`design/flow/run.sh`:
```
#!/bin/bash
# the make line also repeats each setting of config.mk as NAME=value (left out here)
make -C /OpenROAD-flow-scripts/flow DESIGN_CONFIG=/design/flow/config.mk WORK_HOME=/design/flow/orfs CLKGATE_MAP_FILE= finish
```
`design/flow/config.mk`:
```
export PLATFORM = sky130hd
export DESIGN_NAME = mul_A
export DESIGN_NICKNAME = mul_A
export VERILOG_FILES = /design/flow/design.v
export SDC_FILE = /design/flow/constraint.sdc
export NUM_CORES = 4
export LEC_CHECK = 0
export ABC_AREA = 0
export CAP_MARGIN = 20
export CELL_PAD_IN_SITES_DETAIL_PLACEMENT = 2
export CORE_ASPECT_RATIO = 0.64
export CORE_MARGIN = 2
export CORE_UTILIZATION = 49
export CTS_CLUSTER_DIAMETER = 176
export CTS_CLUSTER_SIZE = 20
export HOLD_SLACK_MARGIN = -0.05
export MAX_ROUTING_LAYER = met5
export MIN_ROUTING_LAYER = met2
export SETUP_SLACK_MARGIN = -0.21
export SLEW_MARGIN = 25
export TNS_END_PERCENT = 45
```
`design/flow/constraint.sdc`:
```
create_clock -name core_clock -period 2.86 [get_ports {CLK}]
set_input_delay 0.5720 -clock core_clock [delete_from_list [all_inputs] [get_ports {CLK}]]
set_output_delay 0.5720 -clock core_clock [all_outputs]
set_load 0.01 [all_outputs]
```
`design/flow/design.v`:
```
module mul_A (CLK, RESETn, a, b, y);
	parameter bw = 32;
	input [bw-1:0] a, b;
	input CLK;
	input RESETn;
	output [2*bw-1:0] y;
	reg [bw-1:0] a_pipe [bw-1:0];
	reg [bw-1:0] b_pipe [bw-1:0];
	reg [2*bw-1:0] partials [bw-1:0];
	genvar i, j;
	for(i=0; i<bw; i=i+1) begin : gen1
		always@(posedge CLK) begin
			if(!RESETn) begin
				a_pipe[i] <= 0;
				b_pipe[i] <= 0;
				partials[i] <= 0;
			end
			else begin
				if(i==0) begin
					a_pipe[i] <= a;
					b_pipe[i] <= b;
					partials[i] <=(a_pipe[i][i] ? b_pipe[i] << i : 0);
				end
				else begin
					a_pipe[i] <= a_pipe[i-1];
					b_pipe[i] <= b_pipe[i-1];
					partials[i] <=(a_pipe[i][i] ? b_pipe[i] << i : 0) + partials[i-1];
				end				
			end
		end
	end
	assign y = partials[bw-1];
endmodule
```
==> results of run 1 <==
per-stage QoR:
step	std cells	TNS (ns)	hold WS, ns	power [W]
global placement	19460	-141.08	0.4126	0.04565
floorplan	14270	-5.234	0.4119	0.04507
==> reports/summary.txt, run 1 <==
Top cell area share -> 45.99%
Commonest flop -> dfxtp_1
Die area -> 280,000 µm²
PortBufs -> 129
Num rows -> 154
Top cells, area -> dfxtp_1 46%, and2_1 15%, ha_1 9.2%
Flip-flops with a built-in enable -> 0
Area fraction in xor and xnor cells -> 4.656%
Syn Std Cell Area -> 135,100 µm²
Syn Inst Count -> 14.27k
Area leader, netlist -> dfxtp_1
Exit stage -> detailed placement
I/O pin count -> 130
Simple Share, Synth -> 24.08%
Error msg -> [ERROR DPL-0033] detailed placement checks failed during check placement.
RePlAce Congestion -> 1.091
Floorplan core density -> 49.16%
Ys flops -> 3,103
FFs w/ async S/R, synth -> 0%
Synth Area per Inst -> 9.464 µm²
Most common cell in the netlist -> and2_1
Yosys stat area -> 135,100 µm²
CORE AREA -> 274,800 µm²
Post-synthesis cell type count -> 98
Top post-synthesis cells by count -> 3,231 x and2_1, 3,103 x dfxtp_1, 1,093 x nor2_1
Die height -> 424.0 µm
Mux area share -> 0.3418%
Syn_nets -> 15.36k
Run status -> stopped before the end
Die width -> 660.3 µm
Synth warn -> 4
Yosys Instances -> 14.27k
Compound Share, Synth -> 13.13%
Adder and majority gate portion of the synthesized area -> 9.640%
Seq share, synth -> 45.99%
Main logic family after synthesis -> simple AND/OR/NAND/NOR gates
==> run 2, diff against run 1 <==
Settings changed: ABC_AREA 0 to unset, CAP_MARGIN 20 to 5, CELL_PAD_IN_SITES_DETAIL_PLACEMENT 2 to unset, CELL_PAD_IN_SITES_GLOBAL_PLACEMENT set to 0, CORE_ASPECT_RATIO 0.64 to unset, CORE_UTILIZATION 49 to 24, CTS_CLUSTER_DIAMETER 176 to unset, CTS_CLUSTER_SIZE 20 to 92, GPL_TIMING_DRIVEN set to 0, HOLD_SLACK_MARGIN -0.05 to unset, MAX_ROUTING_LAYER met5 to unset, MIN_ROUTING_LAYER met2 to unset, PLACE_DENSITY_LB_ADDON set to 0.15, SETUP_SLACK_MARGIN -0.21 to 0.75, SLEW_MARGIN 25 to 40, TNS_END_PERCENT 45 to 35.
Clock period 2.86 ns to 3.62 ns, I/O delays scaled along.
==> run 2 against run 1 <==
  * Now clean on timing, DRC and antenna
  * Area after synthesis unchanged
  * Synthesized cell count unchanged
  * Die area increased by 100%
==> reports/summary.txt, run 2 <==
Ys flops -> 3,103
Floorplan core density -> 24.08%
Met3 Use GR -> 1.925%
Top cells, area -> dfxtp_1 46%, and2_1 15%, ha_1 9.2%
Most common cell on crit path -> o31ai_4
Post-DRT Antenna Nets -> 0
Area leader, netlist -> dfxtp_1
Comb power -> 0.00174 W
Total track usage -> 15.80%
Final setup fails -> 0
Run status -> no timing/DRC/antenna violations
Worst Tran Pin Value -> 0.9223 ns
Critical Path Start -> a_pipe[31][31]$_SDFF_PN0_
Synth-to-Final Area Change -> 23.00%
Power per cell area -> 436.4 nW/µm²
Vias -> 99.44k
Clock Tree Buf Depth -> 4
Main power group -> clock
Synth warn -> 4
I/O pin count -> 130
Setup TNS -> 0 ns
Detailed-router iteration count before antenna repair -> 7
# hold bufs at CTS -> 0
Seq share, synth -> 45.99%
Flip-flops with a built-in enable -> 0
Hold Fails Final Rpt -> 0
Post-layout util -> 29.62%
PortBufs -> 128
Tcrit/Tclk final -> 94.08%
Yosys stat area -> 135,100 µm²
MaxCap Viol Count -> 0
Combinational share of power -> 2.4%
RePlAce Congestion -> 0.8605
Fillers -> 59.65k
Seq group -> 0.0343 W
Largest net degree at the start of global routing -> 16
Syn Inst Count -> 14.27k
Clock Skews -> 0.1096 ns
TritonCTS clock tree -> done
Fin. max-slew vios -> 0
Nets -> 16.15k
VDD IR max -> 0.0003723 V
Worst path cell trace -> and2_1 > ha_2 > fa_2 > a21o_1 > nor3b_4 > o31ai_4 > a21oi_4 > o41ai_4 > o21ai_2 > a311o_2 > o31ai_4 > mux2i_1
Die area -> 568,800 µm²
Post-synthesis cell type count -> 98
GRT overflow -> 0
Slew margin rel. -> 38.51%
Adder and majority gate portion of the synthesized area -> 9.640%
Syn Std Cell Area -> 135,100 µm²
CP Capture Point -> partials[31][61]$_SDFF_PN0_
CORE AREA -> 560,900 µm²
Commonest flop -> dfxtp_1
Internal power -> 0.05606 W
Delay-heaviest family, CP -> AND-OR/OR-AND gates
Worst setup SP type -> register
Drt wl/cell -> 20.34 µm
Clk pin slew, worst setup/hold paths -> 0.06 ns
Critical path class -> register to register
End of the worst hold path -> b_pipe[0][25]$_SDFF_PN0_
Compound Share, Synth -> 13.13%
Worst Path Buf+Inv -> 0
Vias in the first global route -> 100.7k
Capturing point of the worst reg2reg path -> partials[31][61]$_SDFF_PN0_
Critical path fanouts, max -> 5
Leak -> 72.13 nW
Num rows -> 275
Peak Freq -> 0.2936 GHz
Required time worst endpoint -> 4.52 ns
R2r setup slk -> 0.21 ns
Crit path largest cell delay -> 0.41 ns
Net Sw Frac -> 22.69%
Worst r2r path cells -> 12
Yosys Instances -> 14.27k
Clock sinks -> 3,103
Crit-path slowest cell -> dfxtp_4
DR vias/cell -> 4.346
Syn_nets -> 15.36k
Most common cell in the netlist -> and2_1
WHS Path Cells -> 2
Fin crit period -> 3.406 ns
Area fraction in xor and xnor cells -> 4.656%
Critical path depth -> 12
GRT met1 Usage -> 21.30%
Num CTS Buffers -> 351
Root Buffer -> clkbuf_16
Clk power -> 0.0364 W
Simple Share, Synth -> 24.08%
GR Util met2 -> 26.44%
Critical Path AT -> 4.30 ns
Clk latency of the worst-skew pair -> 1.01 ns
Die width -> 754.2 µm
RSZ-0062 raised after global routing -> yes
FFs w/ async S/R, synth -> 0%
Log Warnings -> 30
Net Sw Power -> 0.01645 W
Top cell area share -> 45.99%
Top Usage Layer GRT -> met2
Initial antenna violation count -> 107
Mux area share -> 0.3418%
Final WL -> 465,400 µm
Global-route wire length before repair -> 674,000 µm
Synth Area per Inst -> 9.464 µm²
Main logic family after synthesis -> simple AND/OR/NAND/NOR gates
DPL Wire Length -> 373,200 µm
H-tree levels -> 5
Clock power frac -> 50.2%
Seq pwr share -> 47.4%
Top post-synthesis cells by count -> 3,231 x and2_1, 3,103 x dfxtp_1, 1,093 x nor2_1
Worst min path class -> input pin to register
Hold_sp -> b[25]
DRC -> 0
Starting DRT DRC Count -> 5,055
Reg2reg start -> a_pipe[31][31]$_SDFF_PN0_
Die height -> 754.2 µm
CP Capture Type -> register
==> run 2: repair_timing <==
item,CTS,global route
gates cloned,4,8
pin swaps,191,217
gates resized,561,636
setup buffers,130,116
setup endpoints to repair,724,605
==> run 2: metrics by stage <==
stage          area (µm²)  setup slack, ns  power (W)  hold WS [ns]  instances
3_3_place_gp       145900           -4.943    0.03677        0.4134      21880
5_1_grt            166000          0.07839    0.07508        0.2361      22850
2_1_floorplan      135200           0.6872    0.03561        0.4118      14270
4_1_cts            162500           0.1604    0.07373        0.1661      22690
6_report           166100           0.2144    0.07250        0.2991      22880
3_5_place_dp       147200          -0.7708    0.03691        0.4169      21930
==> run 2: per-layer routing <==
| metal | vias up | wire length (µm) | part of all wire [%] |
|---|---|---|---|
| met4 | 4 | 14550 | 3.1 |
| li1 | 50030 | - | - |
| met3 | 565 | 18170 | 3.9 |
| met1 | 47210 | 218900 | 47 |
| met5 | - | 27 | 0.0058 |
| met2 | 1633 | 213800 | 46 |
==> run 2: cell type report <==
cell class              instances  area [µm²]  area share, %
multi-input cells           10390       74420          44.79
clock inverters               129        1717          1.033
inverters                     225       845.8         0.5091
well taps                    7479        9358          5.633
plain buffers                 550        2858          1.720
repair buffers                434        4501          2.709
diodes                         71       177.7         0.1069
flip-flops and latches       3103       62230          37.46
clock buffers                 496       10030          6.037
==> run 3, diff against run 2 <==
Settings changed: ABC_AREA set to 0, CAP_MARGIN 5 to 25, CELL_PAD_IN_SITES_DETAIL_PLACEMENT set to 1, CELL_PAD_IN_SITES_GLOBAL_PLACEMENT 0 to 2, CORE_ASPECT_RATIO set to 0.82, CORE_MARGIN 2 to 5, CORE_UTILIZATION 24 to 29, CTS_CLUSTER_SIZE 92 to 35, GPL_ROUTABILITY_DRIVEN set to 0, GPL_TIMING_DRIVEN 0 to 1, MAX_ROUTING_LAYER set to met4, MIN_ROUTING_LAYER set to met2, PLACE_DENSITY_LB_ADDON 0.15 to 0.19, SETUP_SLACK_MARGIN 0.75 to unset, SLEW_MARGIN 40 to 20, TNS_END_PERCENT 35 to 50.
Clock period 3.62 ns to 3.15 ns, I/O delays scaled along.
==> run 3 against run 2 <==
  * The layout now fails its checks (setup timing)
  * Area after synthesis stayed put
  * Total power rose by 13%
  * Clock-buffer cell count decreased by 23
  * Die area decreased by 16%
  * Register-to-register slack got worse by 0.49 ns
  * Critical path depth increased by 2
  * Clock power increased by 13%
  * Synthesized cell count is the same
  * Combinational power decreased by 34%
  * Global-route usage rose by 8.5 points
==> reports/summary.txt, run 3 <==
GRT overflow -> 0
Critical Path AT -> 4.29 ns
Clock Tree Buf Depth -> 4
Commonest flop -> dfxtp_1
Vias in the first global route -> 163.2k
Ys flops -> 3,103
Top cell area share -> 45.99%
Clock Skews -> 0.08710 ns
Top post-synthesis cells by count -> 3,231 x and2_1, 3,103 x dfxtp_1, 1,093 x nor2_1
Comb gate area -> 76,470 µm²
Die height -> 628.0 µm
Detailed-router iteration count before antenna repair -> 6
Crit path largest cell delay -> 0.48 ns
Clk latency of the worst-skew pair -> 1.00 ns
R2r setup slk -> -0.28 ns
Global-route wire length before repair -> 600,700 µm
Clock sinks -> 3,103
Post-DRT Antenna Nets -> 0
Main power group -> clock
Nets -> 16.58k
Fin crit period -> 3.428 ns
WHS Path Cells -> 2
Drt wl/cell -> 18.01 µm
VDD IR max -> 0.0003810 V
Top cells, area -> dfxtp_1 46%, and2_1 15%, ha_1 9.2%
Peak Freq -> 0.2917 GHz
Net Sw Power -> 0.01847 W
Clk pin slew, worst setup/hold paths -> 0.06 ns
Floorplan core density -> 29.03%
Run status -> failed layout checks
Fillers -> 52.28k
H-tree levels -> 5
RSZ-0062 raised after global routing -> yes
Capturing point of the worst reg2reg path -> partials[31][59]$_SDFF_PN0_
Starting DRT DRC Count -> 8,368
Yosys stat area -> 135,100 µm²
Worst min path class -> input pin to register
Synth Area per Inst -> 9.464 µm²
Initial antenna violation count -> 0
Worst Path Buf+Inv -> 2
Mux area share -> 0.3418%
FFs w/ async S/R, synth -> 0%
Synth-to-Final Area Change -> 27.02%
Adder and majority gate portion of the synthesized area -> 9.640%
Slew margin rel. -> 38.32%
Worst setup SP type -> register
Post-synthesis cell type count -> 98
Simple Share, Synth -> 24.08%
Reg2reg start -> a_pipe[31][31]$_SDFF_PN0_
Tcrit/Tclk final -> 108.8%
Log Warnings -> 52
Critical path class -> register to register
Compound Share, Synth -> 13.13%
I/O pin count -> 130
Final Cell Area -> 171,600 µm²
Synth warn -> 4
Post-route setup slack -> -0.2785 ns
Clock power frac -> 50.4%
Largest net degree at the start of global routing -> 184
Syn Std Cell Area -> 135,100 µm²
Hold Fails Final Rpt -> 0
Yosys Instances -> 14.27k
Failed Checks -> setup timing
Final setup fails -> 56
TritonCTS clock tree -> done
Internal power -> 0.06343 W
Area after DPL -> 150,700 µm²
Combinational share of power -> 1.4%
Total track usage -> 24.34%
Vias -> 138.1k
CORE AREA -> 465,200 µm²
Crit-path slowest cell -> a311o_2
Clk power -> 0.0413 W
Final WL -> 395,300 µm
CP Capture Point -> partials[31][59]$_SDFF_PN0_
Critical Path Start -> a_pipe[31][31]$_SDFF_PN0_
CP Capture Type -> register
Comb power -> 0.00114 W
Worst Tran Pin Value -> 0.9019 ns
Required time worst endpoint -> 4.01 ns
DR vias/cell -> 6.292
Num CTS Buffers -> 335
Leak -> 76.16 nW
End of the worst hold path -> a_pipe[3][28]$_SDFF_PN0_
Fin. max-slew vios -> 0
DPL Wire Length -> 274,300 µm
Power per cell area -> 477.4 nW/µm²
Net Sw Frac -> 22.55%
Main logic family after synthesis -> simple AND/OR/NAND/NOR gates
Area fraction in xor and xnor cells -> 4.656%
PortBufs -> 129
Seq share, synth -> 45.99%
MaxCap Viol Count -> 0
Most common cell in the netlist -> and2_1
Seq group -> 0.0395 W
Die width -> 763.6 µm
Flop area -> 62,220 µm²
WHS -> 0.08838 ns
Critical path depth -> 14
Delay-heaviest family, CP -> AND-OR/OR-AND gates
Root Buffer -> clkbuf_16
Syn_nets -> 15.36k
Seq pwr share -> 48.2%
Die area -> 479,600 µm²
Worst r2r path cells -> 14
Syn Inst Count -> 14.27k
DRC -> 0
Num rows -> 227
Worst path cell trace -> buf_12 > and2_4 > ha_4 > fa_2 > a21o_1 > nor3b_4 > o31ai_4 > buf_6 > a21oi_4 > o41ai_4 > o21ai_2 > a311o_2 > xor2_1 > and2_1
Critical path fanouts, max -> 7
Area leader, netlist -> dfxtp_1
Hold_sp -> RESETn
Flip-flops with a built-in enable -> 0
run 3: through the flow:
step	util (%)	power, W	setup slack, ns	std cells	setup TNS, ns
5_1_grt	36.87	0.08499	-0.4574	21940	-23.29
3_5_place_dp	32.39	0.04149	-0.6149	21090	-48.20
6_report	36.88	0.08190	-0.2785	21950	-4.143
3_3_place_gp	32.39	0.04148	-0.6843	21090	-46.96
2_1_floorplan	-	0.04092	0.008375	14270	0
4_1_cts	35.41	0.08291	-0.2450	21790	-2.062
run 3: final cells by class:
cell class | count | share of cell area [%]
antenna | 17 | 0.02480
clock buffer | 473 | 5.640
clock inverter | 128 | 1.001
inverter | 225 | 0.4967
multi-input combinational | 10390 | 44.57
sequential | 3103 | 36.27
tap | 6183 | 4.509
timing repair buffer | 1430 | 7.491
run 3: per-layer routing:
layer / vias to the layer above / part of all wire (%) / track usage [%]
met1: 50530 / 0 / -
met5: - / 0 / -
li1: 50410 / - / -
met2: 36160 / 49 / 24.45
met3: 1033 / 48 / 37.36
met4: 0 / 2.5 / 2.828
run 3: timing repair:
action,in CTS,in global routing
pin swaps,195,456
hold buffers,0,0
resized,379,988
gates cloned,8,29
setup endpoints to repair,292,410
setup buffers,93,144
==> run 4, diff against run 3 <==
Settings changed: ABC_AREA 0 to unset, CAP_MARGIN 25 to 20, CELL_PAD_IN_SITES_DETAIL_PLACEMENT 1 to 2, CELL_PAD_IN_SITES_GLOBAL_PLACEMENT 2 to unset, CORE_ASPECT_RATIO 0.82 to 0.64, CORE_MARGIN 5 to 2, CORE_UTILIZATION 29 to 49, CTS_CLUSTER_DIAMETER set to 74, CTS_CLUSTER_SIZE 35 to 20, GPL_ROUTABILITY_DRIVEN 0 to unset, GPL_TIMING_DRIVEN 1 to unset, HOLD_SLACK_MARGIN set to -0.05, MAX_ROUTING_LAYER met4 to met5, PLACE_DENSITY_LB_ADDON 0.19 to unset, TNS_END_PERCENT 50 to 60.
Clock period 3.15 ns to 5.0 ns, I/O delays scaled along.
==> run 4 against run 3 <==
  * The flow now stops in detailed placement
  * Area after synthesis unchanged
  * Die area fell by 42%
  * Synthesized cell count stayed put
==> reports/summary.txt, run 4 <==
Run status -> stopped before the end
Exit stage -> detailed placement
Error msg -> [ERROR DPL-0033] detailed placement checks failed during check placement.
Top cells, area -> dfxtp_1 46%, and2_1 15%, ha_1 9.2%
Top cell area share -> 45.99%
Mux area share -> 0.3418%
Die height -> 424.0 µm
Ys flops -> 3,103
Syn_nets -> 15.36k
Compound Share, Synth -> 13.13%
PortBufs -> 129
Syn Std Cell Area -> 135,100 µm²
Yosys stat area -> 135,100 µm²
Adder and majority gate portion of the synthesized area -> 9.640%
Simple Share, Synth -> 24.08%
Die width -> 660.3 µm
Yosys Instances -> 14.27k
Post-synthesis cell type count -> 98
I/O pin count -> 130
Commonest flop -> dfxtp_1
Syn Inst Count -> 14.27k
RePlAce Congestion -> 1.081
Top post-synthesis cells by count -> 3,231 x and2_1, 3,103 x dfxtp_1, 1,093 x nor2_1
Area leader, netlist -> dfxtp_1
Area fraction in xor and xnor cells -> 4.656%
Seq share, synth -> 45.99%
Most common cell in the netlist -> and2_1
Main logic family after synthesis -> simple AND/OR/NAND/NOR gates
Flip-flops with a built-in enable -> 0
Num rows -> 154
FFs w/ async S/R, synth -> 0%
Synth Area per Inst -> 9.464 µm²
Synth warn -> 4
Die area -> 280,000 µm²
Floorplan core density -> 49.16%
CORE AREA -> 274,800 µm²
==> run 4: through the flow <==
stage          cells  hold WS [ns]  area (µm²)
3_3_place_gp   17600        0.4122      139600
2_1_floorplan  14270        0.4119      135100
==> run 5, diff against run 4 <==
Settings changed: ABC_AREA set to 0, CELL_PAD_IN_SITES_DETAIL_PLACEMENT 2 to 0, CELL_PAD_IN_SITES_GLOBAL_PLACEMENT set to 0, CORE_ASPECT_RATIO 0.64 to 0.79, CORE_UTILIZATION 49 to 72, CTS_CLUSTER_DIAMETER 74 to 85, CTS_CLUSTER_SIZE 20 to unset, GPL_TIMING_DRIVEN set to 1, HOLD_SLACK_MARGIN -0.05 to unset, MIN_ROUTING_LAYER met2 to unset, PLACE_DENSITY set to 0.65, SETUP_SLACK_MARGIN set to -0.05, TNS_END_PERCENT 60 to 100.
Clock period 5.0 ns to 3.05 ns, I/O delays scaled along.
==> run 5 against run 4 <==
  * Now fails the layout checks on setup timing
  * Synthesized cell count is the same
  * Die area shrank 32%
  * Area after synthesis is the same
==> reports/summary.txt, run 5 <==
Seq pwr share -> 50.4%
Synth-to-Final Area Change -> 19.30%
Clk power -> 0.0390 W
Required time worst endpoint -> 3.87 ns
Failed Checks -> setup timing
MaxCap Viol Count -> 0
Clock Skews -> 0.1137 ns
Worst Path Buf+Inv -> 2
Worst r2r path cells -> 13
Hold_sp -> RESETn
Adder and majority gate portion of the synthesized area -> 9.640%
Worst setup SP type -> register
Clock power frac -> 48.2%
Most common cell in the netlist -> and2_1
Post-DRT Antenna Nets -> 0
DPL Wire Length -> 227,200 µm
R2r setup slk -> -1.02 ns
Clock Tree Buf Depth -> 4
Seq group -> 0.0407 W
Critical Path AT -> 4.89 ns
Main power group -> sequential cells
Total track usage -> 36.25%
WHS -> 0.2191 ns
FFs w/ async S/R, synth -> 0%
Top sig layer -> met5
Leak -> 73.60 nW
PortBufs -> 129
Top cell area share -> 45.99%
Area after DPL -> 143,900 µm²
Main logic family after synthesis -> simple AND/OR/NAND/NOR gates
CORE AREA -> 186,700 µm²
Top cells, area -> dfxtp_1 46%, and2_1 15%, ha_1 9.2%
Slew margin rel. -> 21.99%
Critical path class -> register to register
RSZ-0062 raised after global routing -> yes
GRT overflow -> 0
TritonCTS clock tree -> done
Flip-flops with a built-in enable -> 0
Yosys Instances -> 14.27k
Syn_nets -> 15.36k
Worst Tran Pin Value -> 1.162 ns
Global-route wire length before repair -> 570,400 µm
Most common cell on crit path -> a21oi_1
Final Cell Area -> 161,100 µm²
Initial antenna violation count -> 27
Top post-synthesis cells by count -> 3,231 x and2_1, 3,103 x dfxtp_1, 1,093 x nor2_1
Area fraction in xor and xnor cells -> 4.656%
Post-synthesis cell type count -> 98
Capturing point of the worst reg2reg path -> partials[26][55]$_SDFF_PN0_
Internal power -> 0.06324 W
Largest net degree at the start of global routing -> 233
Detailed-router iteration count before antenna repair -> 19
Root Buffer -> clkbuf_16
Syn Std Cell Area -> 135,100 µm²
Setup TNS -> -30.82 ns
Peak Freq -> 0.2458 GHz
Vias -> 112.6k
Critical path fanouts, max -> 7
Critical Path Start -> a_pipe[26][26]$_SDFF_PN0_
Fin. max-slew vios -> 0
End of the worst hold path -> b_pipe[2][26]$_SDFF_PN0_
CP Capture Point -> partials[26][55]$_SDFF_PN0_
Crit-path slowest cell -> a21oi_1
Compound Share, Synth -> 13.13%
Commonest flop -> dfxtp_1
Ys flops -> 3,103
VDD IR max -> 0.0008765 V
Final WL -> 411,100 µm
Synth Area per Inst -> 9.464 µm²
Met2 wire len -> 183,900 µm
Num CTS Buffers -> 302
Net Sw Frac -> 21.77%
Crit path largest cell delay -> 0.73 ns
Die height -> 389.0 µm
Worst min path class -> input pin to register
Floorplan core density -> 72.36%
# hold bufs at CTS -> 0
DR vias/cell -> 6.293
Fin crit period -> 4.069 ns
Routed wl met3 -> 38,170 µm
Wl on met1 -> 164,100 µm
Log Warnings -> 79
RePlAce Congestion -> 0.9851
Combinational share of power -> 1.4%
Power per cell area -> 501.7 nW/µm²
I/O pin count -> 130
CP Capture Type -> register
Num rows -> 141
Simple Share, Synth -> 24.08%
Hold Fails Final Rpt -> 0
Syn Inst Count -> 14.27k
Die area -> 191,100 µm²
Reg2reg start -> a_pipe[26][26]$_SDFF_PN0_
Drt wl/cell -> 22.98 µm
Clk pin slew, worst setup/hold paths -> 0.06 ns
H-tree levels -> 5
Starting DRT DRC Count -> 12.66k
Run status -> failed layout checks
Synth warn -> 4
Comb power -> 0.00114 W
DRC -> 0
Area leader, netlist -> dfxtp_1
Mux area share -> 0.3418%
Seq share, synth -> 45.99%
Final setup fails -> 207
Tcrit/Tclk final -> 133.4%
Clock sinks -> 3,103
Clk latency of the worst-skew pair -> 0.99 ns
Net Sw Power -> 0.01760 W
WHS Path Cells -> 2
Post-route setup slack -> -1.019 ns
Critical path depth -> 13
Die width -> 491.3 µm
Nets -> 16.25k
Yosys stat area -> 135,100 µm²
Vias in the first global route -> 107.0k
Delay-heaviest family, CP -> AND-OR/OR-AND gates
Worst path cell trace -> buf_12 > and2_1 > ha_1 > a21o_1 > a21oi_1 > o21bai_1 > a21oi_1 > nand4_1 > a31oi_4 > buf_6 > nor3_1 > or3_1 > o211ai_1
==> run 5: timing repair <==
item | 4_1_cts | 5_1_grt
setup buffers | 77 | 142
endpoints found under the setup margin | 285 | 379
resized | 325 | 742
cloned | 5 | 11
pin swaps | 183 | 373
endpoints found under the hold margin | 0 | 0
==> run 5: stage by stage <==
| step | util [%] | worst slack [ns] | cells | power, W |
|---|---|---|---|---|
| finish | 86.33 | -1.019 | 17890 | 0.08084 |
| global route | 86.31 | -0.9609 | 17890 | 0.08230 |
| CTS | 83.65 | -0.3952 | 17740 | 0.08020 |
| detailed placement | 77.08 | -0.6147 | 17140 | 0.04268 |
| global placement | 77.08 | -0.5757 | 17140 | 0.04264 |
| floorplan | - | -0.06534 | 14270 | 0.04226 |
==> run 5: final cells by class <==
type / instances / area [µm²]
multi-input cells: 10390 / 75000
repair buffers: 1136 / 9854
well taps: 2502 / 3131
clock buffers: 399 / 8527
clock inverters: 124 / 1543
inverters: 225 / 852.1
diodes: 11 / 27.53
flip-flops and latches: 3103 / 62200
fillers: 8790 / 25520
==> run 5: layer usage <==
metal  global-route usage [%]  up-vias
li1                         -    50170
met1                    48.46    53190
met2                    59.03     6960
met3                    6.417     2284
met4                    13.06       14
met5                        0        -
==> run 6, diff against run 5 <==
Settings changed: ABC_AREA 0 to unset, CELL_PAD_IN_SITES_DETAIL_PLACEMENT 0 to 2, CELL_PAD_IN_SITES_GLOBAL_PLACEMENT 0 to unset, CORE_ASPECT_RATIO 0.79 to 0.64, CORE_UTILIZATION 72 to 49, CTS_CLUSTER_DIAMETER 85 to 74, CTS_CLUSTER_SIZE set to 20, GPL_TIMING_DRIVEN 1 to unset, HOLD_SLACK_MARGIN set to -0.05, MIN_ROUTING_LAYER set to met2, PLACE_DENSITY 0.65 to unset, SETUP_SLACK_MARGIN -0.05 to unset, TNS_END_PERCENT 100 to 45.
Clock period 3.05 ns to 2.86 ns, I/O delays scaled along.
==> run 6 against run 5 <==
  * The flow now stops in detailed placement
  * Area after synthesis did not move
  * Synthesized cell count did not move
  * Die area is 47% higher
==> reports/summary.txt, run 6 <==
Die width -> 660.3 µm
PortBufs -> 129
Commonest flop -> dfxtp_1
Top cells, area -> dfxtp_1 46%, and2_1 15%, ha_1 9.2%
Compound Share, Synth -> 13.13%
Floorplan core density -> 49.16%
Adder and majority gate portion of the synthesized area -> 9.640%
Mux area share -> 0.3418%
Post-synthesis cell type count -> 98
Synth warn -> 4
Yosys stat area -> 135,100 µm²
Die area -> 280,000 µm²
Simple Share, Synth -> 24.08%
Top cell area share -> 45.99%
Syn Std Cell Area -> 135,100 µm²
Num rows -> 154
Error msg -> [ERROR DPL-0033] detailed placement checks failed during check placement.
Most common cell in the netlist -> and2_1
Run status -> stopped before the end
RePlAce Congestion -> 1.126
FFs w/ async S/R, synth -> 0%
Main logic family after synthesis -> simple AND/OR/NAND/NOR gates
Syn_nets -> 15.36k
Exit stage -> detailed placement
Top post-synthesis cells by count -> 3,231 x and2_1, 3,103 x dfxtp_1, 1,093 x nor2_1
Die height -> 424.0 µm
Area leader, netlist -> dfxtp_1
Area fraction in xor and xnor cells -> 4.656%
Synth Area per Inst -> 9.464 µm²
Flip-flops with a built-in enable -> 0
CORE AREA -> 274,800 µm²
Ys flops -> 3,103
I/O pin count -> 130
Syn Inst Count -> 14.27k
Yosys Instances -> 14.27k
Seq share, synth -> 45.99%
run 6: through the flow:
step | area (µm²) | instances | setup TNS (ns) | total power [W]
after floorplan | 135300 | 14270 | -0.5188 | 0.04507
after global placement | 152900 | 19310 | -122.40 | 0.04563
No activity file was given, so power comes from the tool's default toggle rates.
